## flow/design.v

```verilog
`timescale 1ns / 100ps
module Cordic(clk,rst,phase_step,xin,yin,xout,yout);
parameter IN_WIDTH	= 16; 
parameter EXTRA_BITS	= 6; 
localparam WI			= IN_WIDTH;
localparam WXY			= IN_WIDTH+EXTRA_BITS; 
localparam STG			= WXY; 
input clk;
input rst; 
input signed  [31:0]    phase_step; 
input signed  [WI-1:0]  xin,yin;
output signed [WXY-1:0] xout,yout;
wire signed [31:0] atan_table [0:31];
                 assign atan_table[00] = 32'b0010_0000_0000_0000_0000_0000_0000_0000;
						assign atan_table[01] = 32'b0001_0010_1110_0100_0000_0101_0001_1110;
						assign atan_table[02] = 32'b0000_1001_1111_1011_0011_1000_0101_1011;
						assign atan_table[03] = 32'b0000_0101_0001_0001_0001_0001_1101_0100;
						assign atan_table[04] = 32'b0000_0010_1000_1011_0000_1101_0100_0011;
						assign atan_table[05] = 32'b0000_0001_0100_0101_1101_0111_1110_0001;
						assign atan_table[06] = 32'b0000_0000_1010_0010_1111_0110_0001_1110;
						assign atan_table[07] = 32'b0000_0000_0101_0001_0111_1100_0101_0101;
						assign atan_table[08] = 32'b0000_0000_0010_1000_1011_1110_0101_0011;
						assign atan_table[09] = 32'b0000_0000_0001_0100_0101_1111_0010_1111;
						assign atan_table[10] = 32'b0000_0000_0000_1010_0010_1111_1001_1000;
						assign atan_table[11] = 32'b0000_0000_0000_0101_0001_0111_1100_1100;
						assign atan_table[12] = 32'b0000_0000_0000_0010_1000_1011_1110_0110;
						assign atan_table[13] = 32'b0000_0000_0000_0001_0100_0101_1111_0011;
						assign atan_table[14] = 32'b0000_0000_0000_0000_1010_0010_1111_1010;
						assign atan_table[15] = 32'b0000_0000_0000_0000_0101_0001_0111_1101;
						assign atan_table[16] = 32'b0000_0000_0000_0000_0010_1000_1011_1110;
						assign atan_table[17] = 32'b0000_0000_0000_0000_0001_0100_0101_1111;
						assign atan_table[18] = 32'b0000_0000_0000_0000_0000_1010_0011_0000;
						assign atan_table[19] = 32'b0000_0000_0000_0000_0000_0101_0001_1000;
						assign atan_table[20] = 32'b0000_0000_0000_0000_0000_0010_1000_1100;
						assign atan_table[21] = 32'b0000_0000_0000_0000_0000_0001_0100_0110;
						assign atan_table[22] = 32'b0000_0000_0000_0000_0000_0000_1010_0011;
						assign atan_table[23] = 32'b0000_0000_0000_0000_0000_0000_0101_0001;
						assign atan_table[24] = 32'b0000_0000_0000_0000_0000_0000_0010_1001;
						assign atan_table[25] = 32'b0000_0000_0000_0000_0000_0000_0001_0100;
						assign atan_table[26] = 32'b0000_0000_0000_0000_0000_0000_0000_1010;
						assign atan_table[27] = 32'b0000_0000_0000_0000_0000_0000_0000_0101;
						assign atan_table[28] = 32'b0000_0000_0000_0000_0000_0000_0000_0011;
						assign atan_table[29] = 32'b0000_0000_0000_0000_0000_0000_0000_0010;
						assign atan_table[30] = 32'b0000_0000_0000_0000_0000_0000_0000_0001;
						assign atan_table[31] = 32'b0000_0000_0000_0000_0000_0000_0000_0000;
reg signed [WXY-1:0] X [0:STG-1];
reg signed [WXY-1:0] Y [0:STG-1];
reg signed [31:0]    Z [0:STG-1]; 
reg [31:0] phase_acc;
wire [1:0]  quadrant = phase_acc [31:30]; 
wire signed [WI-1:0] nxin,nyin;
assign nxin = -xin;
assign nyin = -yin;
always @(posedge clk)
	begin
		case(quadrant)
			2'b00,2'b11: 
				begin  
					X[0] <= {xin[WI-1],xin}<<{EXTRA_BITS-1};
					Y[0] <= {yin[WI-1],yin}<<{EXTRA_BITS-1};
					Z[0] <= phase_acc ;
				end
			2'b01:
				begin
					X[0] <= {nyin[WI-1],nyin}<<{EXTRA_BITS-1};
					Y[0] <= {xin[WI-1],xin}<<{EXTRA_BITS-1};
					Z[0] <= {2'b00,phase_acc[29:0]}; 
				end
			2'b10:
				begin
					X[0] <= {yin[WI-1],yin}<<{EXTRA_BITS-1};
					Y[0] <= {nxin[WI-1],nxin}<<{EXTRA_BITS-1};
					Z[0] <= {2'b11,phase_acc[29:0]};
				end
			default:;
		endcase
		if(rst) phase_acc<=32'd0; else phase_acc<=phase_acc+phase_step;
	end
genvar i;
generate
	for(i=0;i<(STG-1);i=i+1)
	begin:ITERATION
	wire z_sign;
	wire signed [WXY-1:0] x_shr,y_shr;
	assign x_shr=X[i]>>>i;
	assign y_shr=Y[i]>>>i;
	assign z_sign=Z[i][31];
	always @ (posedge clk)
			begin
				X[i+1] <= z_sign?(X[i]+y_shr):(X[i]-y_shr);
				Y[i+1] <= z_sign?(Y[i]-x_shr):(Y[i]+x_shr);
				Z[i+1] <= z_sign?(Z[i]+atan_table[i]):(Z[i]-atan_table[i]);
				end
	end
endgenerate
assign xout	=	X[STG-1];
assign yout	=	Y[STG-1];
endmodule
```

## flow/run.sh

```bash
#!/bin/bash
# the make line also repeats each setting of config.mk as NAME=value (left out here)
make -C /OpenROAD-flow-scripts/flow DESIGN_CONFIG=/design/flow/config.mk WORK_HOME=/design/flow/orfs CLKGATE_MAP_FILE= finish
```

## flow/config.mk

```make
export PLATFORM = sky130hd
export DESIGN_NAME = Cordic
export DESIGN_NICKNAME = Cordic
export VERILOG_FILES = /design/flow/design.v
export SDC_FILE = /design/flow/constraint.sdc
export NUM_CORES = 4
export LEC_CHECK = 0
export CAP_MARGIN = 15
export CORE_MARGIN = 2
export CORE_UTILIZATION = 72
export CTS_CLUSTER_DIAMETER = 395
export CTS_CLUSTER_SIZE = 33
export SETUP_SLACK_MARGIN = -0.22
export SLEW_MARGIN = 20
export TNS_END_PERCENT = 80
```

## flow/constraint.sdc

```tcl
create_clock -name core_clock -period 3.06 [get_ports {clk}]
set_input_delay 0.6120 -clock core_clock [delete_from_list [all_inputs] [get_ports {clk}]]
set_output_delay 0.6120 -clock core_clock [all_outputs]
set_load 0.01 [all_outputs]
```

==> deck_impl_summary.md, run 1 <==
Run Summary

Synthesis
  • Basic Gates by Area: 12.8%
  • Yosys stat cell total: 12600
  • Syn avg cell area: 8.76 um2
  • Area leader, netlist: dfxtp_1
  • Synth cell count leaders: 1598 x dfxtp_1, 1596 x ha_1, 1338 x a21oi_1, 1120 x xnor2_1, 930 x nor2_1
  • Area fraction in mux cells: 1.07%
  • Yosys Chip Area: ~110000 um2
  • Post-synthesis cell type count: 96
  • Synth area leaders: dfxtp_1 29%, ha_1 18%, xnor2_1 8.9%
  • Synth Warn #: 4
  • Yosys reg bits: about 1600
  • Synth Flop Type: dfxtp_1
  • Complex Gates by Area: about 22%
  • Top area contributor share: slightly below 30%
  • Xor/xnor share: between 10% and 20%
  • Post-synth EDFFs: 0
  • Synthesized area: around 110000 um2
  • Yosys adder share: between 10% and 20%
  • Most numerous cell in the Yosys netlist: dfxtp_1
  • Main logic family after synthesis: AND-OR/OR-AND gates
  • Syn_nets: 14300
  • Sequential share of the synthesized area: 29.0%
  • Cells after Synth: 12600
  • Ys async rst share: 0%

Floorplanning
  • Chip width: ~400 um
  • Core Box Area: 152000 um2
  • Core utilization at floorplan: 72.5%
  • Die Ht: ~400 um
  • I/O pins: 110
  • Rows: approximately 140
  • Die ar.: 156000 um2

Clock network
  • TritonCTS Buffers: 54
  • CTS Hold Bufs: 0
  • Clk buf depth: 3
  • Clock root buffer: clkbuf_16
  • H-tree depth: 2
  • Clock sinks: 1598

Placement
  • # port buffers: roughly 110
  • Place WS: -0.649 ns
  • Placed Cells incl. Taps: 16800
  • Post-DP HPWL: 250 mm
  • GPL Wtd Cong: 0.988

Status
  • Error message: [ERROR GRT-0232] Routing congestion too high. Check the congestion heatmap in the GUI.
  • Halt Stage: global routing (5_1_grt)
  • Status: aborted with a tool error

GRT
  • Aggregate global routing overflow: 2076
  • GR Util All Layers: 86.2%
[metal layers]
| layer | GRT overflow | track usage [%] |
|---|---|---|
| met5 | 13 | 46.8 |
| met4 | 712 | 93.6 |
| met1 | 29 | 82.3 |
| met2 | 1262 | 101 |
| met3 | 60 | 73.8 |
[metrics by stage]
step                      instance area, um2  utilization (%)
after floorplan                       111000                -
after global placement                131000             86.5
after detailed placement              131000             86.5
after CTS                             137000             89.9
[what timing repair did]
item	4_1_cts
pin swaps	358
setup endpoints to repair	259
cloned	1
setup buffers	196
gates resized	577
==> run 2, diff against run 1 <==
CAP_MARGIN = 20   (was 15)
CORE_UTILIZATION = 59   (was 72)
CTS_CLUSTER_DIAMETER = 311   (was 395)
CTS_CLUSTER_SIZE = not set   (was 33)
SETUP_SLACK_MARGIN = not set   (was -0.22)
TNS_END_PERCENT = not set   (was 80)
clock period = 2.04 ns   (was 3.06 ns; I/O delays follow)
==> run 2 against run 1 <==
The flow again stops in global routing (5_1_grt). Synthesized cell count stayed put. Die size is 22% higher. Area after synthesis stayed put.
==> deck_impl_summary.md, run 2 <==
Run Summary

Status
  • Status: aborted with a tool error
  • Halt Stage: global routing (5_1_grt)

Clock network
  • TritonCTS Buffers: 174 (+220%)
  • Clk buf depth: 3 (unchanged)
  • CTS Hold Bufs: 0 (unchanged)
  • H-tree depth: 4 (+2)
  • Clock root buffer: clkbuf_16
  • Clock sinks: 1598 (unchanged)

Synthesis
  • Synth Warn #: 4 (unchanged)
  • Post-synth EDFFs: 0 (unchanged)
  • Top area contributor share: 29.0% (unchanged)
  • Main logic family after synthesis: AND-OR/OR-AND gates
  • Synth Flop Type: dfxtp_1
  • Basic Gates by Area: 12.8% (unchanged)
  • Area fraction in mux cells: 1.07% (unchanged)
  • Area leader, netlist: dfxtp_1
  • Complex Gates by Area: 22.0% (unchanged)
  • Yosys adder share: 19.2% (unchanged)
  • Most numerous cell in the Yosys netlist: dfxtp_1
  • Synth area leaders: dfxtp_1 29%, ha_1 18%, xnor2_1 8.9%
  • Synthesized area: 110000 um2 (unchanged)
  • Yosys reg bits: 1598 (unchanged)
  • Yosys Chip Area: 110000 um2 (unchanged)
  • Synth cell count leaders: 1598 x dfxtp_1, 1596 x ha_1, 1338 x a21oi_1, 1120 x xnor2_1, 930 x nor2_1
  • Syn_nets: 14300 (unchanged)
  • Sequential share of the synthesized area: 29.0% (unchanged)
  • Syn avg cell area: 8.76 um2 (unchanged)
  • Ys async rst share: 0% (unchanged)
  • Cells after Synth: 12600 (unchanged)
  • Yosys stat cell total: 12600 (unchanged)
  • Post-synthesis cell type count: 96 (unchanged)
  • Xor/xnor share: 13.1% (unchanged)

Placement
  • GPL Wtd Cong: 0.982 (-0.56%)
  • Post-DP HPWL: 279 mm (+12%)
  • Dpl cell area: 152000 um2 (+15%)
  • # port buffers: 109 (unchanged)

Floorplanning
  • Core Box Area: 185000 um2 (+22%)
  • Die Ht: 436 um (+10%)
  • Rows: 158 (+10%)
  • Core utilization at floorplan: 59.4% (-13 points)
  • I/O pins: 110 (unchanged)
  • Chip width: 436 um (+10%)
  • Die ar.: 190000 um2 (+22%)
run 2: repair_timing:
item | 4_1_cts
pin swaps | 505
endpoints found under the setup margin | 1247
buffers inserted | 248
gates cloned | 1
resized | 627
run 2: per-stage QoR:
| stage | setup WS [ns] | hold WS, ns | utilization [%] | cells |
|---|---|---|---|---|
| after floorplan | -1.37 | 0.310 | - | 12600 |
| after global placement | -1.70 | 0.310 | 81.8 | 19400 |
| after detailed placement | -1.73 | 0.313 | 81.8 | 19400 |
| after CTS | -1.58 | 0.215 | 87.6 | 19900 |
==> run 3, diff against run 2 <==
CAP_MARGIN = 10   (was 20)
CORE_UTILIZATION = 70   (was 59)
CTS_CLUSTER_DIAMETER = 28   (was 311)
SETUP_SLACK_MARGIN = 0.44   (was not set)
clock period = 3.67 ns   (was 2.04 ns; I/O delays follow)
==> run 3 against run 2 <==
Now fails the layout checks on setup timing. Die size shrank 16%. Area after synthesis is the same. Synthesized cell count is the same.
==> deck_impl_summary.md, run 3 <==
Run Summary

Clock network
  • H-tree depth: 5 (+1)
  • Clk buf depth: 4 (+1)
  • TritonCTS Buffers: 351 (+100%)
  • Clock latency (worst-skew pair): about 1.0 ns
  • Clock sinks: 1598 (unchanged)
  • Clock root buffer: clkbuf_16
  • CTS tree: built
  • CTS clock-pin slew for the worst setup and hold paths: 0.05 ns

Synthesis
  • Area fraction in mux cells: 1.07% (unchanged)
  • Basic Gates by Area: 12.8% (unchanged)
  • Complex Gates by Area: 22.0% (unchanged)
  • Synth Flop Type: dfxtp_1
  • Ys async rst share: 0% (unchanged)
  • Yosys stat cell total: 12600 (unchanged)
  • Cells after Synth: 12600 (unchanged)
  • Main logic family after synthesis: AND-OR/OR-AND gates
  • Sequential share of the synthesized area: 29.0% (unchanged)
  • Post-synthesis cell type count: 96 (unchanged)
  • Yosys Chip Area: 110000 um2 (unchanged)
  • Synthesized area: 110000 um2 (unchanged)
  • Syn_nets: 14300 (unchanged)
  • Synth cell count leaders: 1598 x dfxtp_1, 1596 x ha_1, 1338 x a21oi_1, 1120 x xnor2_1, 930 x nor2_1
  • Syn avg cell area: 8.76 um2 (unchanged)
  • Yosys adder share: 19.2% (unchanged)
  • Synth Warn #: 4 (unchanged)
  • Xor/xnor share: 13.1% (unchanged)
  • Synth area leaders: dfxtp_1 29%, ha_1 18%, xnor2_1 8.9%
  • Top area contributor share: 29.0% (unchanged)
  • Yosys reg bits: 1598 (unchanged)
  • Area leader, netlist: dfxtp_1
  • Post-synth EDFFs: 0 (unchanged)
  • Most numerous cell in the Yosys netlist: dfxtp_1

Floorplanning
  • Core Box Area: 156000 um2 (-16%)
  • Die Ht: 401 um (-8.1%)
  • I/O pins: 110 (unchanged)
  • Core utilization at floorplan: 70.5% (+11 points)
  • Rows: 145 (-8.2%)
  • Chip width: 401 um (-8.1%)
  • Die ar.: 161000 um2 (-16%)

Final timing
  • Setup Skew: 0.0681 ns
  • Slew Limit Fails: 0
  • Fin Hold WS: 0.324 ns
  • Number of setup violations in the final report: 73
  • Worst Slack Setup Final: -0.610 ns
  • Final min period: ~4.3 ns
  • RSZ-0062 raised after global routing: true
  • F_max: 234 MHz
  • Cycle use final: 117%
  • Slew of the pin with the lowest slew margin: 1.40 ns
  • Final hold viol count: 0
  • Rel. slew slack: 6.33%

Critical path
  • Buf+Inv Stages, Crit Path: 1
  • Crit end category: register
  • Worst R2R Path Depth: 12
  • Levels on crit path: 12
  • CP startpoint: Y[20][21]$_DFF_P_
  • Critical Path AT: approximately 5 ns
  • CP Launch Type: register
  • CP endpoint: X[21][10]$_DFF_P_
  • Crit path cell chain: inv_2, ha_1, mux2_4, ha_1, a21o_1, a21oi_2, nor2b_1, o21ai_2, a21oi_2, and2_1, o21ai_0, a21oi_1
  • Max incr delay on CP: 0.96 ns
  • Crit-path slowest cell: o21ai_0
  • WS Path Type: reg -> reg
  • CP Data Required Time: approximately 4.3 ns
  • CP Max Fanout: 4
  • FF-to-FF End: X[21][10]$_DFF_P_
  • Worst r2r src: Y[20][21]$_DFF_P_
  • Cell family with most CP delay: AND-OR/OR-AND gates
  • Flop2flop setup slack: -0.61 ns

Hold path
  • Hold Crit Depth: 0
  • Hold_sp: Z[10][2]$_DFF_P_
  • Worst hold path type: reg -> reg
  • Hold EP: Z[11][2]$_DFF_P_

GRT
  • Global-route wire length before repair: 495 mm
  • GR Util All Layers: a little under two fifths
  • Aggregate global routing overflow: 0
  • Antenna violations before repair: 27
  • Largest net degree at the start of global routing: roughly 53
  • Vias in the first global route: 99700

Routing
  • Via count: 111000
  • Drt pass-1 iters: 13
  • Final WL: 400 mm
  • Initial DRC count: 14200
  • DRC viols: 0
  • Avg WL per Cell: 24.9 um
  • Detail Route Antenna Nets: 0
  • Via density per instance: 6.93

Flow run
  • Maxcap violations: 0
  • Tool warnings: approximately 130

Cells and area
  • Final std cells w/o fill: 16100
  • Fin util: 90.0%
  • Synth-to-Final Area Change: 27.7%
  • Post-layout nets: 15500
  • Design area: 141000 um2

Status
  • Failing Checks: setup timing
  • Status: failed layout checks

Placement
  • Post-DP HPWL: 213 mm (-24%)
  • GPL Wtd Cong: 0.959 (-2.4%)
  • # port buffers: 109 (unchanged)
  • Dpl cell area: 116000 um2 (-23%)
  • Placed Cells incl. Taps: 14800 (-23%)
==> run 3: layer usage <==
metal	part of all wire, %	vias to the layer above	wire length [um]	track usage (%)
li1	-	47700	-	-
met1	34	51400	135000	40.8
met2	46	8581	185000	66.1
met3	10	3661	40400	5.52
met4	9.9	28	39800	21.7
met5	0.060	-	238	0
==> run 3: repair_timing <==
item                                    CTS  global route
gates cloned                              5             4
endpoints found under the setup margin  408           522
resized                                 447          1255
pin swaps                               283           744
hold buffers                              0             0
buffers inserted                        223           379
==> run 3: layout make-up <==
class | instances | area (um2)
Sequential cell | 1598 | 32300
Antenna cell | 15 | 37.5
Clock buffer | 427 | 9570
Timing Repair Buffer | 984 | 8440
Fill cell | 6526 | 15600
Clock inverter | 197 | 2170
Inverter | 647 | 2540
Tap cell | 2058 | 2570
Multi-Input combinational cell | 10200 | 83000
==> run 3: stage by stage <==
| stage | setup slack, ns | TNS [ns] |
|---|---|---|
| 5_1_grt | -0.476 | -10.64 |
| 3_3_place_gp | -0.327 | -0.692 |
| 2_1_floorplan | 0.249 | 0 |
| 4_1_cts | 0.0460 | 0 |
| 6_report | -0.610 | -8.35 |
| 3_5_place_dp | -0.410 | -1.03 |
==> run 4, diff against run 3 <==
CORE_UTILIZATION = 72   (was 70)
CTS_CLUSTER_DIAMETER = not set   (was 28)
HOLD_SLACK_MARGIN = -0.1   (was not set)
SETUP_SLACK_MARGIN = -0.33   (was 0.44)
clock period = 3.33 ns   (was 3.67 ns; I/O delays follow)
==> run 4 against run 3 <==
Still fails the layout checks on setup timing. Global-route usage rose by 1.3 points. Final cell count rose by 0.56%. Sequential share of layout area rose by 1.5 points. Fmax rose by 10%. Worst hold slack barely moved. Clock skew fell by 0.025 ns.
==> deck_impl_summary.md, run 4 <==
Run Summary

Status
  • Status: failed layout checks
  • Failing Checks: setup timing

Synthesis
  • Post-synthesis cell type count: 96 (unchanged)
  • Ys async rst share: 0% (unchanged)
  • Cells after Synth: 12600 (unchanged)
  • Post-synth EDFFs: 0 (unchanged)
  • Complex Gates by Area: 22.0% (unchanged)
  • Sequential share of the synthesized area: 29.0% (unchanged)
  • Syn_nets: 14300 (unchanged)
  • Synth area leaders: dfxtp_1 29%, ha_1 18%, xnor2_1 8.9%
  • Top area contributor share: 29.0% (unchanged)
  • Xor/xnor share: 13.1% (unchanged)
  • Yosys stat cell total: 12600 (unchanged)
  • Syn avg cell area: 8.76 um2 (unchanged)
  • Synth cell count leaders: 1598 x dfxtp_1, 1596 x ha_1, 1338 x a21oi_1, 1120 x xnor2_1, 930 x nor2_1
  • Yosys adder share: 19.2% (unchanged)
  • Synth Flop Type: dfxtp_1
  • Yosys reg bits: 1598 (unchanged)
  • Area fraction in mux cells: 1.07% (unchanged)
  • Most numerous cell in the Yosys netlist: dfxtp_1
  • Synthesized area: 110000 um2 (unchanged)
  • Main logic family after synthesis: AND-OR/OR-AND gates
  • Synth Warn #: 4 (unchanged)
  • Yosys Chip Area: 110000 um2 (unchanged)
  • Basic Gates by Area: 12.8% (unchanged)
  • Area leader, netlist: dfxtp_1

GRT
  • Largest net degree at the start of global routing: 44 (-17%)
  • Aggregate global routing overflow: 0 (unchanged)
  • Antenna violations before repair: 6 (-78%)
  • Global-route wire length before repair: 498 mm (+0.51%)
  • Vias in the first global route: 101000 (+1.3%)
  • GR Util All Layers: 38.0% (+1.3 points)

Clock network
  • H-tree depth: 4 (-1)
  • Clock sinks: 1598 (unchanged)
  • Clk buf depth: 3 (-1)
  • CTS clock-pin slew for the worst setup and hold paths: 0.09 ns (+0.04 ns)
  • CTS Hold Bufs: 0 (unchanged)
  • TritonCTS Buffers: 170 (-52%)
  • Clock latency (worst-skew pair): 0.84 ns (-0.16 ns)
  • Clock root buffer: clkbuf_16
  • CTS tree: built

Critical path
  • Buf+Inv Stages, Crit Path: 3 (+2)
  • CP startpoint: Z[17][31]$_DFF_P_
  • CP dominant cell by count: a21oi_1
  • CP Data Required Time: 4.00 ns (-0.34 ns)
  • CP Max Fanout: 17 (+13)
  • WS Path Type: reg -> reg
  • Flop2flop setup slack: -0.55 ns (+0.06 ns)
  • Worst r2r src: Z[17][31]$_DFF_P_
  • Cell family with most CP delay: AND-OR/OR-AND gates
  • Levels on crit path: 14 (+2)
  • Worst R2R Path Depth: 14 (+2)
  • CP endpoint: Z[18][21]$_DFF_P_
  • Crit-path slowest cell: dfxtp_1
  • FF-to-FF End: Z[18][21]$_DFF_P_
  • Max incr delay on CP: 0.42 ns (-0.54 ns)
  • CP Launch Type: register
  • Crit path cell chain: inv_1, buf_12, buf_4, ha_1, a21o_1, a21o_1, a21oi_1, nor2b_1, a21oi_1, a21oi_1, nor2_1, o21ai_1, a41oi_1, xnor2_1
  • Crit end category: register
  • Critical Path AT: 4.55 ns (-0.40 ns)

Final timing
  • RSZ-0062 raised after global routing: true
  • Number of setup violations in the final report: 292 (+300%)
  • F_max: 258 MHz (+10%)
  • Slew of the pin with the lowest slew margin: 1.06 ns (-0.340 ns)
  • Cycle use final: 116% (-0.13 points)
  • Final min period: 3.88 ns (-0.401 ns)
  • Slew Limit Fails: 0 (unchanged)
  • Worst Slack Setup Final: -0.549 ns (+0.0608 ns)
  • Rel. slew slack: 29.0% (+23 points)
  • Setup Skew: 0.0432 ns (-0.0249 ns)
  • Final hold viol count: 0 (unchanged)

Cells and area
  • Fill cells: 8245 (+26%)
  • Synth-to-Final Area Change: 18.8%
  • Post-layout nets: 15700 (+1.7%)
  • Final std cells w/o fill: 16200 (+0.56%)
  • Design area: 131000 um2 (-6.9%)

Routing
  • Drt pass-1 iters: 9 (-4)
  • Via density per instance: 6.31 (-8.9%)
  • Final WL: 321 mm (-20%)
  • DRC viols: 0 (unchanged)
  • Avg WL per Cell: 19.8 um (-20%)
  • Via count: 102000 (-8.4%)
  • Detail Route Antenna Nets: 0 (unchanged)
  • Initial DRC count: 8872 (-37%)

Floorplanning
  • Rows: 143 (-1.4%)
  • I/O pins: 110 (unchanged)
  • Core utilization at floorplan: 72.5% (+2.0 points)
  • Die Ht: 395 um (-1.4%)
  • Die ar.: 156000 um2 (-2.8%)
  • Core Box Area: 152000 um2 (-2.8%)
  • Chip width: 395 um (-1.4%)

Placement
  • Post-DP HPWL: 231 mm (+8.3%)
  • # port buffers: 109 (unchanged)
  • GPL Wtd Cong: 0.973 (+1.4%)
  • Dpl cell area: 123000 um2 (+5.6%)
  • Place WS: -0.525 ns (-0.115 ns)
  • Placed Cells incl. Taps: 15800 (+6.7%)

Hold path
  • Hold EP: Z[1][19]$_DFF_P_
  • Hold Crit Depth: 0 (unchanged)
  • Worst hold path type: reg -> reg
  • Hold_sp: Z[0][19]$_DFF_P_

Flow run
  • Tool warnings: 129 (unchanged)
  • Maxcap violations: 0 (unchanged)
## run 4: layer usage
metal / vias up / wire, um / global-route usage, %
met5: - / 66 / 0
li1: 48000 / - / -
met2: 4513 / 157000 / 68.2
met3: 1254 / 20500 / 5.22
met4: 10 / 19200 / 20.2
met1: 48200 / 124000 / 43.5
## run 4: what timing repair did
item                                    CTS  global route
pin swaps                                22           128
gates resized                            56           299
endpoints found under the setup margin   34           166
setup buffers                             4            29
## run 4: layout make-up
type | count | area (um2) | area share (%)
Multi-Input combinational cell | 10200 | 76700 | 58.6
Sequential cell | 1598 | 32000 | 24.5
Timing Repair Buffer | 1421 | 11200 | 8.54
Clock buffer | 221 | 4780 | 3.65
Tap cell | 2030 | 2540 | 1.94
Inverter | 647 | 2440 | 1.87
Clock inverter | 98 | 1200 | 0.921
Antenna cell | 1 | 2.50 | 0.00191
## run 4: through the flow
step                TNS [ns]  utilization, %  hold WS, ns
floorplan             -24.07               -        0.310
global placement      -16.60            81.0        0.310
detailed placement    -31.75            81.0        0.312
CTS                   -35.05            85.1        0.322
global route          -91.73            86.2        0.329
finish                -35.87            86.2        0.324
==> run 5, diff against run 4 <==
CAP_MARGIN = 20   (was 10)
CORE_UTILIZATION = 70   (was 72)
HOLD_SLACK_MARGIN = not set   (was -0.1)
SETUP_SLACK_MARGIN = 1.07   (was -0.33)
clock period = 4.67 ns   (was 3.33 ns; I/O delays follow)
==> run 5 against run 4 <==
The run now finishes clean. Fmax grew 2.2%. Critical path depth increased by 3. Sequential share of layout area rose by 1.0 points. Register-to-register slack gained 1.4 ns.
==> deck_impl_summary.md, run 5 <==
Run Summary

Status
  • Status: timing/DRC/antenna clean

Critical path
  • CP dominant cell by count: a21o_1
  • Cell family with most CP delay: AND-OR/OR-AND gates
  • CP startpoint: X[3][3]$_DFF_P_
  • Critical Path AT: 4.51 ns (-0.04 ns)
  • Max incr delay on CP: 0.52 ns (+0.10 ns)
  • Crit path cell chain: inv_4, ha_4, nand2b_4, or4_4, nor3b_4, a21oi_2, xnor2_1, ha_1, a21o_1, a21o_1, nor3_2, o211ai_1, a31oi_2, nor2b_1, o21a_1, o41a_1, xor2_1
  • FF-to-FF End: Y[4][20]$_DFF_P_
  • CP Max Fanout: 4 (-13)
  • CP Launch Type: register
  • Levels on crit path: 17 (+3)
  • Crit end category: register
  • Buf+Inv Stages, Crit Path: 1 (-2)
  • Flop2flop setup slack: 0.87 ns (+1.42 ns)
  • WS Path Type: reg -> reg
  • CP endpoint: Y[4][20]$_DFF_P_
  • Worst r2r src: X[3][3]$_DFF_P_
  • CP Data Required Time: 5.39 ns (+1.39 ns)
  • Crit-path slowest cell: or4_4
  • Worst R2R Path Depth: 17 (+3)

Routing
  • DRC viols: 0 (unchanged)
  • Via density per instance: 6.34 (+0.48%)
  • Avg WL per Cell: 19.9 um (+0.27%)
  • Detail Route Antenna Nets: 0 (unchanged)
  • Final WL: 303 mm (-5.6%)
  • Drt pass-1 iters: 8 (-1)
  • Via count: 96500 (-5.4%)
  • Initial DRC count: 7642 (-14%)

Synthesis
  • Xor/xnor share: 13.1% (unchanged)
  • Area leader, netlist: dfxtp_1
  • Most numerous cell in the Yosys netlist: dfxtp_1
  • Yosys adder share: 19.2% (unchanged)
  • Post-synth EDFFs: 0 (unchanged)
  • Top area contributor share: 29.0% (unchanged)
  • Yosys reg bits: 1598 (unchanged)
  • Area fraction in mux cells: 1.07% (unchanged)
  • Syn_nets: 14300 (unchanged)
  • Cells after Synth: 12600 (unchanged)
  • Synth cell count leaders: 1598 x dfxtp_1, 1596 x ha_1, 1338 x a21oi_1, 1120 x xnor2_1, 930 x nor2_1
  • Synthesized area: 110000 um2 (unchanged)
  • Basic Gates by Area: 12.8% (unchanged)
  • Post-synthesis cell type count: 96 (unchanged)
  • Synth Warn #: 4 (unchanged)
  • Yosys stat cell total: 12600 (unchanged)
  • Syn avg cell area: 8.76 um2 (unchanged)
  • Synth area leaders: dfxtp_1 29%, ha_1 18%, xnor2_1 8.9%
  • Synth Flop Type: dfxtp_1
  • Complex Gates by Area: 22.0% (unchanged)
  • Sequential share of the synthesized area: 29.0% (unchanged)
  • Yosys Chip Area: 110000 um2 (unchanged)
  • Ys async rst share: 0% (unchanged)
  • Main logic family after synthesis: AND-OR/OR-AND gates

Final timing
  • RSZ-0062 raised after global routing: true
  • Final hold viol count: 0 (unchanged)
  • Setup Skew: 0.0370 ns (-0.00619 ns)
  • Number of setup violations in the final report: 0 (-100%)
  • Slew of the pin with the lowest slew margin: 0.871 ns (-0.186 ns)
  • Slew Limit Fails: 0 (unchanged)
  • F_max: 263 MHz (+2.2%)
  • Rel. slew slack: 41.5% (+13 points)
  • Cycle use final: 81.3% (-35 points)
  • Setup_tns: 0 ns (+35.87 ns)
  • Final min period: 3.80 ns (-0.0827 ns)

Clock network
  • H-tree depth: 4 (unchanged)
  • CTS clock-pin slew for the worst setup and hold paths: 0.06 ns (-0.03 ns)
  • Clock sinks: 1598 (unchanged)
  • TritonCTS Buffers: 172 (+1.2%)
  • Clock root buffer: clkbuf_16
  • Clk buf depth: 3 (unchanged)
  • CTS tree: built
  • Clock latency (worst-skew pair): 0.86 ns (+0.02 ns)

Placement
  • # port buffers: 109 (unchanged)
  • GPL Wtd Cong: 0.976 (+0.37%)
  • Post-DP HPWL: 218 mm (-5.6%)
  • Placed Cells incl. Taps: 14600 (-7.5%)

Cells and area
  • Post-layout nets: 14700 (-6.2%)
  • Final std cells w/o fill: 15200 (-5.8%)
  • Synth-to-Final Area Change: 14.6%

Floorplanning
  • Core Box Area: 156000 um2 (+2.8%)
  • Chip width: 401 um (+1.4%)
  • Core utilization at floorplan: 70.5% (-2.0 points)
  • Die Ht: 401 um (+1.4%)
  • Rows: 145 (+1.4%)
  • I/O pins: 110 (unchanged)
  • Die ar.: 161000 um2 (+2.8%)

GRT
  • Global-route wire length before repair: 467 mm (-6.2%)
  • GR Util All Layers: 34.7% (-3.3 points)
  • Antenna violations before repair: 5 (-1)
  • Aggregate global routing overflow: 0 (unchanged)
  • Vias in the first global route: 93700 (-7.2%)
  • Largest net degree at the start of global routing: 53 (+20%)

Hold path
  • Hold Crit Depth: 0 (unchanged)
  • Hold EP: Z[1][6]$_DFF_P_
  • Hold_sp: Z[0][6]$_DFF_P_
  • Worst hold path type: reg -> reg

Flow run
  • Maxcap violations: 0 (unchanged)
  • Tool warnings: 129 (unchanged)
[run 5: layer usage]
| metal | GRT usage, % | vias up | wire [um] |
|---|---|---|---|
| li1 | - | 46100 | - |
| met1 | 41.9 | 45600 | 122000 |
| met2 | 61.4 | 3774 | 147000 |
| met3 | 4.29 | 1031 | 18300 |
| met4 | 15.8 | 4 | 15500 |
| met5 | 0 | - | 25 |
[run 5: stage by stage]
stage / util, % / hold WS [ns] / worst slack, ns / cell area (um2)
6_report: 80.8 / 0.325 / 0.873 / 126000
4_1_cts: 78.2 / 0.325 / 0.888 / 122000
2_1_floorplan: - / 0.310 / 1.04 / 110000
5_1_grt: 80.8 / 0.328 / 0.778 / 126000
3_5_place_dp: 72.8 / 0.312 / 0.314 / 114000
3_3_place_gp: 72.8 / 0.313 / 0.534 / 114000
[run 5: final cells by class]
type / instances / area (um2)
multi-input cells: 10200 / 78900
flip-flops and latches: 1598 / 32200
fillers: 9875 / 30000
clock buffers: 236 / 4960
repair buffers: 446 / 3950
well taps: 2058 / 2570
inverters: 647 / 2490
clock inverters: 79 / 1130
repair inverters: 2 / 10.0
diodes: 3 / 7.51
[run 5: repair_timing]
item	in CTS	in global routing
endpoints found under the hold margin	0	0
gates resized	334	625
cloned	1	3
endpoints found under the setup margin	258	281
hold buffers	0	0
setup buffers	92	177
pin swaps	73	292
==> run 6, diff against run 5 <==
CAP_MARGIN = 40   (was 20)
CORE_UTILIZATION = 72   (was 70)
HOLD_SLACK_MARGIN = 0.3   (was not set)
SETUP_SLACK_MARGIN = -0.33   (was 1.07)
clock period = 3.25 ns   (was 4.67 ns; I/O delays follow)
==> run 6 against run 5 <==
The layout now fails its checks (setup timing). Die size fell by 2.8%. First-iteration DRC count rose by 49%. Area after synthesis did not move. Critical path type unchanged.
==> deck_impl_summary.md, run 6 <==
Run Summary

Status
  • Status: failed layout checks
  • Failing Checks: setup timing

Synthesis
  • Synth Flop Type: dfxtp_1
  • Synthesized area: 110000 um2 (unchanged)
  • Most numerous cell in the Yosys netlist: dfxtp_1
  • Post-synth EDFFs: 0 (unchanged)
  • Cells after Synth: 12600 (unchanged)
  • Xor/xnor share: 13.1% (unchanged)
  • Basic Gates by Area: 12.8% (unchanged)
  • Top area contributor share: 29.0% (unchanged)
  • Synth Warn #: 4 (unchanged)
  • Synth cell count leaders: 1598 x dfxtp_1, 1596 x ha_1, 1338 x a21oi_1, 1120 x xnor2_1, 930 x nor2_1
  • Sequential share of the synthesized area: 29.0% (unchanged)
  • Area fraction in mux cells: 1.07% (unchanged)
  • Yosys reg bits: 1598 (unchanged)
  • Ys async rst share: 0% (unchanged)
  • Main logic family after synthesis: AND-OR/OR-AND gates
  • Yosys stat cell total: 12600 (unchanged)
  • Yosys adder share: 19.2% (unchanged)
  • Area leader, netlist: dfxtp_1
  • Complex Gates by Area: 22.0% (unchanged)
  • Syn avg cell area: 8.76 um2 (unchanged)
  • Yosys Chip Area: 110000 um2 (unchanged)
  • Synth area leaders: dfxtp_1 29%, ha_1 18%, xnor2_1 8.9%
  • Syn_nets: 14300 (unchanged)
  • Post-synthesis cell type count: 96 (unchanged)

Final timing
  • F_max: 243 MHz (-7.7%)
  • Slew of the pin with the lowest slew margin: 0.842 ns (-0.0284 ns)
  • Number of setup violations in the final report: 390 (+390)
  • RSZ-0062 raised after global routing: true
  • Cycle use final: 127% (+45 points)
  • Fin Hold WS: 0.321 ns (-0.00479 ns)
  • Worst Slack Setup Final: -0.862 ns (-1.74 ns)
  • Final hold viol count: 0 (unchanged)
  • Slew Limit Fails: 0 (unchanged)
  • Rel. slew slack: 43.8% (+2.3 points)
  • Final min period: 4.11 ns (+0.316 ns)
  • Setup Skew: 0.0418 ns (+0.00474 ns)

Hold path
  • Hold Crit Depth: 0 (unchanged)
  • Hold_sp: Z[16][0]$_DFF_P_
  • Worst hold path type: reg -> reg
  • Hold EP: Z[17][0]$_DFF_P_

Clock network
  • TritonCTS Buffers: 169 (-1.7%)
  • Clock latency (worst-skew pair): 0.84 ns (-0.02 ns)
  • Clk buf depth: 3 (unchanged)
  • Clock root buffer: clkbuf_16
  • H-tree depth: 4 (unchanged)
  • Clock sinks: 1598 (unchanged)
  • CTS clock-pin slew for the worst setup and hold paths: 0.07 ns (about the same)
  • CTS tree: built

Critical path
  • Cell family with most CP delay: AND-OR/OR-AND gates
  • Worst r2r src: Z[8][31]$_DFF_P_
  • Worst R2R Path Depth: 13 (-4)
  • Levels on crit path: 13 (-4)
  • Max incr delay on CP: 0.68 ns (+0.16 ns)
  • CP Data Required Time: 3.99 ns (-1.40 ns)
  • WS Path Type: reg -> reg
  • FF-to-FF End: Z[9][29]$_DFF_P_
  • Flop2flop setup slack: -0.86 ns (-1.74 ns)
  • Crit path cell chain: inv_1, buf_12, ha_1, nand2_1, o211ai_1, nor3b_4, o21a_1, a311o_1, nand3_1, o21ai_1, a31oi_2, o31ai_2, xor2_1
  • Buf+Inv Stages, Crit Path: 2 (+1)
  • Critical Path AT: 4.86 ns (+0.35 ns)
  • Crit end category: register
  • CP startpoint: Z[8][31]$_DFF_P_
  • CP Max Fanout: 7 (+3)
  • CP endpoint: Z[9][29]$_DFF_P_
  • CP Launch Type: register
  • Crit-path slowest cell: o211ai_1

Floorplanning
  • Core utilization at floorplan: 72.5% (+2.0 points)
  • I/O pins: 110 (unchanged)
  • Rows: 143 (-1.4%)
  • Die ar.: 156000 um2 (-2.8%)
  • Chip width: 395 um (-1.4%)
  • Core Box Area: 152000 um2 (-2.8%)
  • Die Ht: 395 um (-1.4%)

Routing
  • Avg WL per Cell: 21.7 um (+9.2%)
  • Via density per instance: 6.54 (+3.1%)
  • Final WL: 359 mm (+19%)
  • Detail Route Antenna Nets: 0 (unchanged)
  • Via count: 108000 (+12%)
  • Drt pass-1 iters: 21 (+13)
  • Initial DRC count: 11400 (+49%)
  • DRC viols: 0 (unchanged)

GRT
  • Vias in the first global route: 106000 (+13%)
  • Largest net degree at the start of global routing: 43 (-19%)
  • GR Util All Layers: 40.6% (+5.9 points)
  • Antenna violations before repair: 10 (+5)
  • Global-route wire length before repair: 530 mm (+14%)
  • Aggregate global routing overflow: 0 (unchanged)

Cells and area
  • Post-layout nets: 16100 (+9.3%)
  • Fin util: 88.8% (+8.0 points)
  • Synth-to-Final Area Change: 22.5%

Flow run
  • Tool warnings: 129 (unchanged)
  • Maxcap violations: 0 (unchanged)

Placement
  • Post-DP HPWL: 238 mm (+9.3%)
  • # port buffers: 109 (unchanged)
  • GPL Wtd Cong: 1.00 (+2.6%)
## run 6: through the flow
| step | cell area, um2 | cells | worst slack [ns] | TNS [ns] |
|---|---|---|---|---|
| floorplan | 110000 | 12600 | -0.384 | -27.60 |
| detailed placement | 126000 | 16200 | -0.726 | -49.33 |
| finish | 135000 | 16600 | -0.862 | -69.77 |
| global placement | 126000 | 16200 | -0.530 | -25.86 |
| CTS | 133000 | 16500 | -0.416 | -50.15 |
| global route | 135000 | 16600 | -0.816 | -124.85 |
## run 6: layer usage
layer | global-route usage, % | vias up | routed length (um)
met2 | 72.1 | 6533 | 171000
li1 | - | 48800 | -
met4 | 24.2 | 18 | 28800
met3 | 6.11 | 2298 | 28400
met1 | 45.9 | 50600 | 131000
met5 | 0 | - | 115
## run 6: layout make-up
type | instances | area, um2
multi-input cells | 10200 | 77600
flip-flops and latches | 1598 | 32100
fillers | 7296 | 17000
repair buffers | 1819 | 14200
clock buffers | 230 | 4880
well taps | 2030 | 2540
inverters | 647 | 2450
clock inverters | 79 | 1180
diodes | 2 | 5.00
## run 6: timing repair
item,CTS,global route
resized,119,456
pin swaps,55,218
cloned,1,0
endpoints found under the setup margin,70,233
setup buffers,34,61
hold buffers,0,0
hold endpoints to repair,0,0
==> run 7, diff against run 6 <==
CORE_UTILIZATION = 70   (was 72)
CTS_CLUSTER_DIAMETER = 366   (was not set)
HOLD_SLACK_MARGIN = not set   (was 0.3)
PLACE_DENSITY_LB_ADDON = 0.01   (was not set)
SETUP_SLACK_MARGIN = 1.07   (was -0.33)
clock period = 3.75 ns   (was 3.25 ns; I/O delays follow)
==> run 7 against run 6 <==
Still fails the layout checks on setup timing. Count of clock-buffer cells in the layout rose by 2. Fmax rose by 8.5%. Non-clock buffer count is 1075 lower.
==> deck_impl_summary.md, run 7 <==
Run Summary

Status
  • Status: failed layout checks
  • Failing Checks: setup timing

GRT
  • Vias in the first global route: 94200 (-11%)
  • Global-route met2 utilization: 60.9% (-11 points)
  • Largest net degree at the start of global routing: 56 (+30%)
  • M3 GR Usage: 4.76% (-1.3 points)
  • Antenna violations before repair: 2 (-8)
  • Aggregate global routing overflow: 0 (unchanged)
  • GR Util All Layers: 34.3% (-6.3 points)
  • Met1 usage: 39.7% (-6.2 points)
  • Most Used Layer, Global Route: met2
  • Global-route wire length before repair: 464 mm (-13%)

Clock network
  • Clock latency (worst-skew pair): 0.85 ns (about the same)
  • Clock sinks: 1598 (unchanged)
  • Clk buf depth: 3 (unchanged)
  • H-tree depth: 4 (unchanged)
  • TritonCTS Buffers: 169 (unchanged)
  • CTS clock-pin slew for the worst setup and hold paths: 0.07 ns (about the same)
  • Clock root buffer: clkbuf_16
  • CTS tree: built

Critical path
  • Crit path cell chain: inv_2, ha_2, nor2_1, xor2_1, ha_2, fa_2, a21o_1, a21oi_2, o21bai_1, a21oi_2, o21ai_1, a211oi_1, nor2_1, nor4_1, nor3_1, xor2_1
  • Crit-path slowest cell: dfxtp_4
  • Crit end category: register
  • CP Max Fanout: 7 (unchanged)
  • Worst R2R Path Depth: 16 (+3)
  • Critical Path AT: 4.53 ns (-0.33 ns)
  • Worst r2r src: X[2][4]$_DFF_P_
  • FF-to-FF End: X[3][20]$_DFF_P_
  • CP startpoint: X[2][4]$_DFF_P_
  • WS Path Type: reg -> reg
  • Cell family with most CP delay: AND-OR/OR-AND gates
  • Buf+Inv Stages, Crit Path: 1 (-1)
  • Max incr delay on CP: 0.38 ns (-0.30 ns)
  • Levels on crit path: 16 (+3)
  • Flop2flop setup slack: -0.04 ns (+0.82 ns)
  • CP Launch Type: register
  • CP Data Required Time: 4.49 ns (+0.50 ns)
  • CP endpoint: X[3][20]$_DFF_P_

Synthesis
  • Sequential share of the synthesized area: 29.0% (unchanged)
  • Yosys Chip Area: 110000 um2 (unchanged)
  • Area fraction in mux cells: 1.07% (unchanged)
  • Synth Flop Type: dfxtp_1
  • Xor/xnor share: 13.1% (unchanged)
  • Main logic family after synthesis: AND-OR/OR-AND gates
  • Yosys stat cell total: 12600 (unchanged)
  • Synth area leaders: dfxtp_1 29%, ha_1 18%, xnor2_1 8.9%
  • Complex Gates by Area: 22.0% (unchanged)
  • Top area contributor share: 29.0% (unchanged)
  • Synth cell count leaders: 1598 x dfxtp_1, 1596 x ha_1, 1338 x a21oi_1, 1120 x xnor2_1, 930 x nor2_1
  • Yosys reg bits: 1598 (unchanged)
  • Synthesized area: 110000 um2 (unchanged)
  • Post-synthesis cell type count: 96 (unchanged)
  • Area leader, netlist: dfxtp_1
  • Basic Gates by Area: 12.8% (unchanged)
  • Ys async rst share: 0% (unchanged)
  • Syn_nets: 14300 (unchanged)
  • Yosys adder share: 19.2% (unchanged)
  • Post-synth EDFFs: 0 (unchanged)
  • Syn avg cell area: 8.76 um2 (unchanged)
  • Cells after Synth: 12600 (unchanged)
  • Most numerous cell in the Yosys netlist: dfxtp_1
  • Synth Warn #: 4 (unchanged)

Final timing
  • Number of setup violations in the final report: 3 (-99%)
  • Slew Limit Fails: 0 (unchanged)
  • F_max: 264 MHz (+8.5%)
  • Worst Slack Setup Final: -0.0407 ns (+0.822 ns)
  • Slew of the pin with the lowest slew margin: 0.711 ns (-0.131 ns)
  • Cycle use final: 101% (-25 points)
  • RSZ-0062 raised after global routing: true
  • Final hold viol count: 0 (unchanged)
  • Final min period: 3.79 ns (-0.322 ns)
  • Rel. slew slack: 52.5% (+8.6 points)
  • Setup Skew: 0.0390 ns (-0.00281 ns)

Routing
  • Final WL: 314 mm (-13%)
  • Drt pass-1 iters: 9 (-57%)
  • Avg WL per Cell: 20.2 um (-6.9%)
  • Detail Route Antenna Nets: 0 (unchanged)
  • Via density per instance: 6.37 (-2.6%)
  • Initial DRC count: 7934 (-30%)
  • Via count: 98800 (-8.7%)
  • DRC viols: 0 (unchanged)

Floorplanning
  • Die ar.: 161000 um2 (+2.8%)
  • I/O pins: 110 (unchanged)
  • Core utilization at floorplan: 70.5% (-2.0 points)
  • Die Ht: 401 um (+1.4%)
  • Rows: 145 (+1.4%)
  • Core Box Area: 156000 um2 (+2.8%)
  • Chip width: 401 um (+1.4%)

Hold path
  • Worst hold path type: reg -> reg
  • Hold_sp: Z[0][15]$_DFF_P_
  • Hold EP: Z[1][15]$_DFF_P_
  • Hold Crit Depth: 0 (unchanged)

Cells and area
  • Fill cells: 8834 (+21%)
  • Post-layout nets: 15000 (-6.7%)
  • Fin util: 83.9% (-4.9 points)
  • Design area: 131000 um2 (-2.8%)
  • Final std cells w/o fill: 15500 (-6.3%)
  • Synth-to-Final Area Change: 19.0%

Flow run
  • Tool warnings: 127 (-1.6%)
  • Maxcap violations: 0 (unchanged)

Placement
  • Placed Cells incl. Taps: 14800 (-8.7%)
  • Post-DP HPWL: 214 mm (-10%)
  • # port buffers: 109 (unchanged)
  • Dpl cell area: 116000 um2 (-7.5%)
  • GPL Wtd Cong: 0.984 (-1.8%)
-- run 7: through the flow --
step	hold slack, ns	TNS [ns]	setup slack, ns
floorplan	0.310	0	0.329
global placement	0.309	-0.140	-0.0873
detailed placement	0.312	-0.321	-0.239
CTS	0.325	0	0.0960
global route	0.330	-0.757	-0.123
finish	0.326	-0.0589	-0.0407
-- run 7: metal layers --
| layer | vias to the layer above | share of wire, % |
|---|---|---|
| met2 | 4266 | 48 |
| li1 | 46700 | - |
| met3 | 1391 | 6.0 |
| met1 | 46400 | 39 |
| met5 | - | 0.0064 |
| met4 | 2 | 7.0 |
-- run 7: layout make-up --
| type | count | area [um2] | area share [%] |
|---|---|---|---|
| multi-input cells | 10200 | 81200 | 62.0 |
| inverters | 647 | 2530 | 1.93 |
| diodes | 1 | 2.50 | 0.00191 |
| clock inverters | 83 | 1160 | 0.886 |
| repair buffers | 744 | 6380 | 4.87 |
| well taps | 2058 | 2570 | 1.96 |
| flip-flops and latches | 1598 | 32300 | 24.7 |
| clock buffers | 232 | 4860 | 3.71 |
-- run 7: timing repair --
item	in CTS	in global routing
setup buffers	186	239
gates cloned	2	4
resized	391	813
endpoints found under the setup margin	827	910
hold buffers	0	0
pin swaps	258	419
==> run 8, diff against run 7 <==
CAP_MARGIN = 20   (was 40)
CELL_PAD_IN_SITES_GLOBAL_PLACEMENT = 1   (was not set)
CORE_MARGIN = 8   (was 2)
CORE_UTILIZATION = 24   (was 70)
CTS_CLUSTER_DIAMETER = not set   (was 366)
MIN_ROUTING_LAYER = met2   (was not set)
PLACE_DENSITY_LB_ADDON = not set   (was 0.01)
SETUP_SLACK_MARGIN = 0.65   (was 1.07)
SLEW_MARGIN = 40   (was 20)
TNS_END_PERCENT = 90   (was not set)
clock period = 4.6 ns   (was 3.75 ns; I/O delays follow)
==> run 8 against run 7 <==
Now clean on timing, DRC and antenna. Global-route usage shrank 17 points. Via count grew 27%. Die size went up to 3.0 times the previous value. Sequential share of layout area is 0.45 points higher. Largest cell class unchanged. Highest routed layer unchanged.
==> deck_impl_summary.md, run 8 <==
Run Summary

Synthesis
  • Cells after Synth: 12600 (unchanged)
  • Top area contributor share: 29.0% (unchanged)
  • Synth Warn #: 4 (unchanged)
  • Synth Flop Type: dfxtp_1
  • Post-synth EDFFs: 0 (unchanged)
  • Area leader, netlist: dfxtp_1
  • Post-synthesis cell type count: 96 (unchanged)
  • Complex Gates by Area: 22.0% (unchanged)
  • Synthesized area: 110000 um2 (unchanged)
  • Synth area leaders: dfxtp_1 29%, ha_1 18%, xnor2_1 8.9%
  • Ys async rst share: 0% (unchanged)
  • Yosys adder share: 19.2% (unchanged)
  • Yosys stat cell total: 12600 (unchanged)
  • Xor/xnor share: 13.1% (unchanged)
  • Basic Gates by Area: 12.8% (unchanged)
  • Synth cell count leaders: 1598 x dfxtp_1, 1596 x ha_1, 1338 x a21oi_1, 1120 x xnor2_1, 930 x nor2_1
  • Area fraction in mux cells: 1.07% (unchanged)
  • Main logic family after synthesis: AND-OR/OR-AND gates
  • Syn_nets: 14300 (unchanged)
  • Syn avg cell area: 8.76 um2 (unchanged)
  • Sequential share of the synthesized area: 29.0% (unchanged)
  • Most numerous cell in the Yosys netlist: dfxtp_1
  • Yosys Chip Area: 110000 um2 (unchanged)
  • Yosys reg bits: 1598 (unchanged)

Placement
  • Dpl cell area: 119000 um2 (+2.5%)
  • GPL Wtd Cong: 0.880 (-11%)
  • Post-DP HPWL: 224 mm (+5.0%)
  • # port buffers: 109 (unchanged)

Critical path
  • CP endpoint: X[7][21]$_DFF_P_
  • Crit end category: register
  • FF-to-FF End: X[7][21]$_DFF_P_
  • Crit-path slowest cell: or4_4
  • Levels on crit path: 16 (unchanged)
  • CP dominant cell by count: a221o_1
  • WS Path Type: reg -> reg
  • Flop2flop setup slack: 0.76 ns (+0.81 ns)
  • Buf+Inv Stages, Crit Path: 2 (+1)
  • Worst R2R Path Depth: 16 (unchanged)
  • CP Launch Type: register
  • Max incr delay on CP: 0.58 ns (+0.20 ns)
  • CP Max Fanout: 3 (-4)
  • CP Data Required Time: 5.34 ns (+0.85 ns)
  • Worst r2r src: Y[6][7]$_DFF_P_
  • Cell family with most CP delay: AND-OR/OR-AND gates
  • Critical Path AT: 4.57 ns (+0.04 ns)
  • CP startpoint: Y[6][7]$_DFF_P_
  • Crit path cell chain: inv_2, ha_4, nand3b_1, or4_4, and2_4, xor2_1, ha_1, buf_4, nand2_1, nor2_1, o21a_1, a221o_1, a221o_1, a211oi_4, a21oi_1, xnor2_1

Flow run
  • Tool warnings: 126 (-0.79%)
  • Maxcap violations: 0 (unchanged)

Final timing
  • Slew Limit Fails: 0 (unchanged)
  • Final min period: 3.84 ns (+0.0449 ns)
  • Final hold viol count: 0 (unchanged)
  • Setup_tns: 0 ns (+0.0589 ns)
  • F_max: 261 MHz (-1.2%)
  • Setup Skew: 0.129 ns (+0.0904 ns)
  • RSZ-0062 raised after global routing: true
  • Cycle use final: 83.4% (-18 points)
  • Number of setup violations in the final report: 0 (-3)
  • Rel. slew slack: 44.2% (-8.3 points)
  • Slew of the pin with the lowest slew margin: 0.831 ns (+0.120 ns)

GRT
  • Largest net degree at the start of global routing: 53 (-5.4%)
  • Vias in the first global route: 135000 (+43%)
  • Antenna violations before repair: 0 (-2)
  • Aggregate global routing overflow: 0 (unchanged)
  • Global-route wire length before repair: 458 mm (-1.2%)
  • GR Util All Layers: 17.3% (-17 points)

Floorplanning
  • Die Ht: 693 um (+73%)
  • Core Box Area: 457000 um2 (+190%)
  • Rows: 248 (+71%)
  • Chip width: 693 um (+73%)
  • I/O pins: 110 (unchanged)
  • Core utilization at floorplan: 24.1% (-46 points)
  • Die ar.: 481000 um2 (+200%)

Clock network
  • Clock latency (worst-skew pair): 0.94 ns (+0.09 ns)
  • CTS Hold Bufs: 0 (unchanged)
  • Clock sinks: 1598 (unchanged)
  • H-tree depth: 4 (unchanged)
  • TritonCTS Buffers: 197 (+17%)
  • Clk buf depth: 4 (+1)
  • Clock root buffer: clkbuf_16
  • CTS tree: built
  • CTS clock-pin slew for the worst setup and hold paths: 0.06 ns (about the same)

Routing
  • Via density per instance: 6.54 (+2.8%)
  • Final WL: 289 mm (-7.9%)
  • M1 WL: 0 um (-100%)
  • DR WL met3: 116 mm (+520%)
  • DRC viols: 0 (unchanged)
  • Via count: 126000 (+27%)
  • Met2 wire len: 153 mm (+0.99%)
  • Initial DRC count: 14900 (+87%)
  • Top Layer Used: met5
  • Drt pass-1 iters: 9 (unchanged)
  • Avg WL per Cell: 15.1 um (-25%)
  • Detail Route Antenna Nets: 0 (unchanged)

Cells and area
  • Sequential cell area: 32100 um2 (-0.76%)
  • Post-layout nets: 14600 (-2.9%)
  • Fill cells: 49100 (+460%)
  • Synth-to-Final Area Change: 16.0%
  • Design area: 128000 um2 (-2.5%)
  • MI comb area: 76200 um2 (-6.2%)

Hold path
  • Hold_sp: Z[0][6]$_DFF_P_
  • Hold EP: Z[1][6]$_DFF_P_
  • Hold Crit Depth: 0 (unchanged)
  • Worst hold path type: reg -> reg

Status
  • Status: timing/DRC/antenna clean
## run 8: area by class of cell
type                    instances  share of cell area, %
repair buffers                285                   1.96
clock buffers                 276                   4.48
diodes                         10                 0.0196
inverters                     647                   1.92
clock inverters                82                  0.874
flip-flops and latches       1598                   25.1
multi-input cells           10200                   59.6
well taps                    6125                   6.00
## run 8: metrics by stage
| step | instances | utilization [%] | hold slack (ns) | worst slack [ns] |
|---|---|---|---|---|
| 2_1_floorplan | 12600 | - | 0.310 | 0.717 |
| 3_3_place_gp | 18800 | 26.1 | 0.311 | 0.113 |
| 3_5_place_dp | 18800 | 26.1 | 0.312 | 0.497 |
| 4_1_cts | 19100 | 27.6 | 0.320 | 0.585 |
| 5_1_grt | 19200 | 28.0 | 0.328 | 0.440 |
| 6_report | 19200 | 28.0 | 0.320 | 0.764 |
## run 8: layer usage
metal  vias to the layer above  GRT usage [%]
li1                      45400              -
met3                      2052           23.3
met4                        35           2.44
met5                         -           2.23
met2                     32500           21.2
met1                     45500              -
## run 8: timing repair
action	in CTS	in global routing
setup endpoints to repair	24	165
buffers inserted	0	46
pin swaps	2	48
gates resized	20	254
==> run 9, diff against run 8 <==
CELL_PAD_IN_SITES_GLOBAL_PLACEMENT = not set   (was 1)
CORE_MARGIN = 2   (was 8)
CORE_UTILIZATION = 70   (was 24)
MIN_ROUTING_LAYER = not set   (was met2)
SETUP_SLACK_MARGIN = -0.21   (was 0.65)
SLEW_MARGIN = 20   (was 40)
TNS_END_PERCENT = 5   (was 90)
clock period = 3.24 ns   (was 4.6 ns; I/O delays follow)
==> run 9 against run 8 <==
Now fails the layout checks on setup timing. First-iteration DRC count down 38%. Worst hold slack got worse by 0.0079 ns. Area after synthesis unchanged. Core utilization grew 59 points. Via count down 17%.
==> deck_impl_summary.md, run 9 <==
Run Summary

Critical path
  • CP Launch Type: register
  • FF-to-FF End: X[7][21]$_DFF_P_
  • CP startpoint: Y[6][6]$_DFF_P_
  • Crit-path slowest cell: or4_4
  • Buf+Inv Stages, Crit Path: 2 (unchanged)
  • Crit path cell chain: inv_1, ha_2, nand3b_1, or4_4, buf_4, nor2_2, a21oi_1, xor2_1, ha_1, a21o_1, a21o_1, a221o_1, a221o_1, a211oi_2, a21oi_1, xnor2_1
  • Worst r2r src: Y[6][6]$_DFF_P_
  • Critical Path AT: 4.43 ns (-0.14 ns)
  • Max incr delay on CP: 0.44 ns (-0.14 ns)
  • CP endpoint: X[7][21]$_DFF_P_
  • Cell family with most CP delay: AND-OR/OR-AND gates
  • Flop2flop setup slack: -0.46 ns (-1.22 ns)
  • Levels on crit path: 16 (unchanged)
  • CP Data Required Time: 3.97 ns (-1.37 ns)
  • Worst R2R Path Depth: 16 (unchanged)
  • CP Max Fanout: 3 (unchanged)
  • Crit end category: register
  • WS Path Type: reg -> reg

Cells and area
  • Post-layout nets: 16200 (+11%)
  • Synth-to-Final Area Change: 23.0%

Status
  • Status: failed layout checks
  • Failing Checks: setup timing

Synthesis
  • Synth area leaders: dfxtp_1 29%, ha_1 18%, xnor2_1 8.9%
  • Area leader, netlist: dfxtp_1
  • Top area contributor share: 29.0% (unchanged)
  • Main logic family after synthesis: AND-OR/OR-AND gates
  • Area fraction in mux cells: 1.07% (unchanged)
  • Synth Flop Type: dfxtp_1
  • Basic Gates by Area: 12.8% (unchanged)
  • Syn_nets: 14300 (unchanged)
  • Synthesized area: 110000 um2 (unchanged)
  • Synth Warn #: 4 (unchanged)
  • Yosys reg bits: 1598 (unchanged)
  • Post-synthesis cell type count: 96 (unchanged)
  • Ys async rst share: 0% (unchanged)
  • Post-synth EDFFs: 0 (unchanged)
  • Xor/xnor share: 13.1% (unchanged)
  • Syn avg cell area: 8.76 um2 (unchanged)
  • Sequential share of the synthesized area: 29.0% (unchanged)
  • Yosys Chip Area: 110000 um2 (unchanged)
  • Cells after Synth: 12600 (unchanged)
  • Synth cell count leaders: 1598 x dfxtp_1, 1596 x ha_1, 1338 x a21oi_1, 1120 x xnor2_1, 930 x nor2_1
  • Yosys adder share: 19.2% (unchanged)
  • Most numerous cell in the Yosys netlist: dfxtp_1
  • Yosys stat cell total: 12600 (unchanged)
  • Complex Gates by Area: 22.0% (unchanged)

Hold path
  • Hold EP: Z[4][1]$_DFF_P_
  • Hold_sp: Z[3][1]$_DFF_P_
  • Worst hold path type: reg -> reg
  • Hold Crit Depth: 0 (unchanged)

Routing
  • Final WL: 329 mm (+14%)
  • Detail Route Antenna Nets: 0 (unchanged)
  • Drt pass-1 iters: 10 (+1)
  • Initial DRC count: 9192 (-38%)
  • DRC viols: 0 (unchanged)
  • Ant. Diodes: 0 (-10)
  • Avg WL per Cell: 19.8 um (+31%)
  • Via count: 104000 (-17%)
  • Via density per instance: 6.25 (-4.5%)

Placement
  • GPL Wtd Cong: 1.02 (+16%)
  • # port buffers: 109 (unchanged)
  • Post-DP HPWL: 239 mm (+6.4%)
  • Place WS: -0.682 ns (-1.18 ns)

Final timing
  • Cycle use final: 114% (+31 points)
  • Number of setup violations in the final report: 272 (+272)
  • RSZ-0062 raised after global routing: true
  • Slew Limit Fails: 0 (unchanged)
  • F_max: 270 MHz (+3.7%)
  • Final min period: 3.70 ns (-0.136 ns)
  • Worst Slack Setup Final: -0.460 ns (-1.22 ns)
  • Setup Skew: 0.0339 ns (-0.0955 ns)
  • Rel. slew slack: 44.8% (+0.59 points)
  • Final hold viol count: 0 (unchanged)
  • Setup_tns: -34.36 ns (-34.36 ns)
  • Slew of the pin with the lowest slew margin: 0.820 ns (-0.0111 ns)

Clock network
  • CTS tree: built
  • Clock sinks: 1598 (unchanged)
  • Clk buf depth: 3 (-1)
  • Clock latency (worst-skew pair): 0.86 ns (-0.08 ns)
  • Clock root buffer: clkbuf_16
  • CTS clock-pin slew for the worst setup and hold paths: 0.07 ns (about the same)
  • H-tree depth: 4 (unchanged)
  • TritonCTS Buffers: 172 (-13%)

Floorplanning
  • Die Ht: 401 um (-42%)
  • Core Box Area: 156000 um2 (-66%)
  • Chip width: 401 um (-42%)
  • I/O pins: 110 (unchanged)
  • Core utilization at floorplan: 70.5% (+46 points)
  • Die ar.: 161000 um2 (-67%)
  • Rows: 145 (-42%)

GRT
  • Largest net degree at the start of global routing: 43 (-19%)
  • Vias in the first global route: 104000 (-23%)
  • Global-route wire length before repair: 510 mm (+11%)
  • Antenna violations before repair: 4 (+4)
  • GR Util All Layers: 37.9% (+21 points)
  • Aggregate global routing overflow: 0 (unchanged)

Flow run
  • Tool warnings: 129 (+2.4%)
  • Maxcap violations: 0 (unchanged)
[run 9: final cells by class]
type                       count  area (um2)
clock buffer                 225        4820
clock inverter                89        1150
fill                        8208       20800
inverter                     647        2450
multi-input combinational  10200       77700
sequential                  1598       32100
tap                         2058        2570
timing repair buffer        1881       14700
[run 9: what timing repair did]
action,in CTS,in global routing
setup buffers,28,24
gates resized,189,418
hold endpoints to repair,0,0
setup endpoints to repair,148,324
hold buffers,0,0
pin swaps,66,137
[run 9: per-stage QoR]
step	utilization (%)	area (um2)	instances	hold WS, ns
after floorplan	-	110000	12600	0.310
after global placement	81.0	126000	16300	0.310
after detailed placement	81.0	126000	16300	0.312
after CTS	85.4	133000	16600	0.320
after global routing	86.7	135000	16700	0.330
final	86.7	135000	16700	0.312
[run 9: per-layer routing]
metal | share of wire [%] | GRT usage, % | wire (um) | up-vias
li1 | - | - | - | 49000
met1 | 38 | 43.1 | 127000 | 49000
met2 | 49 | 67.8 | 161000 | 4667
met3 | 6.3 | 5.48 | 20800 | 1446
met4 | 6.3 | 21.2 | 20600 | 4
met5 | 0.0064 | 0 | 21 | -
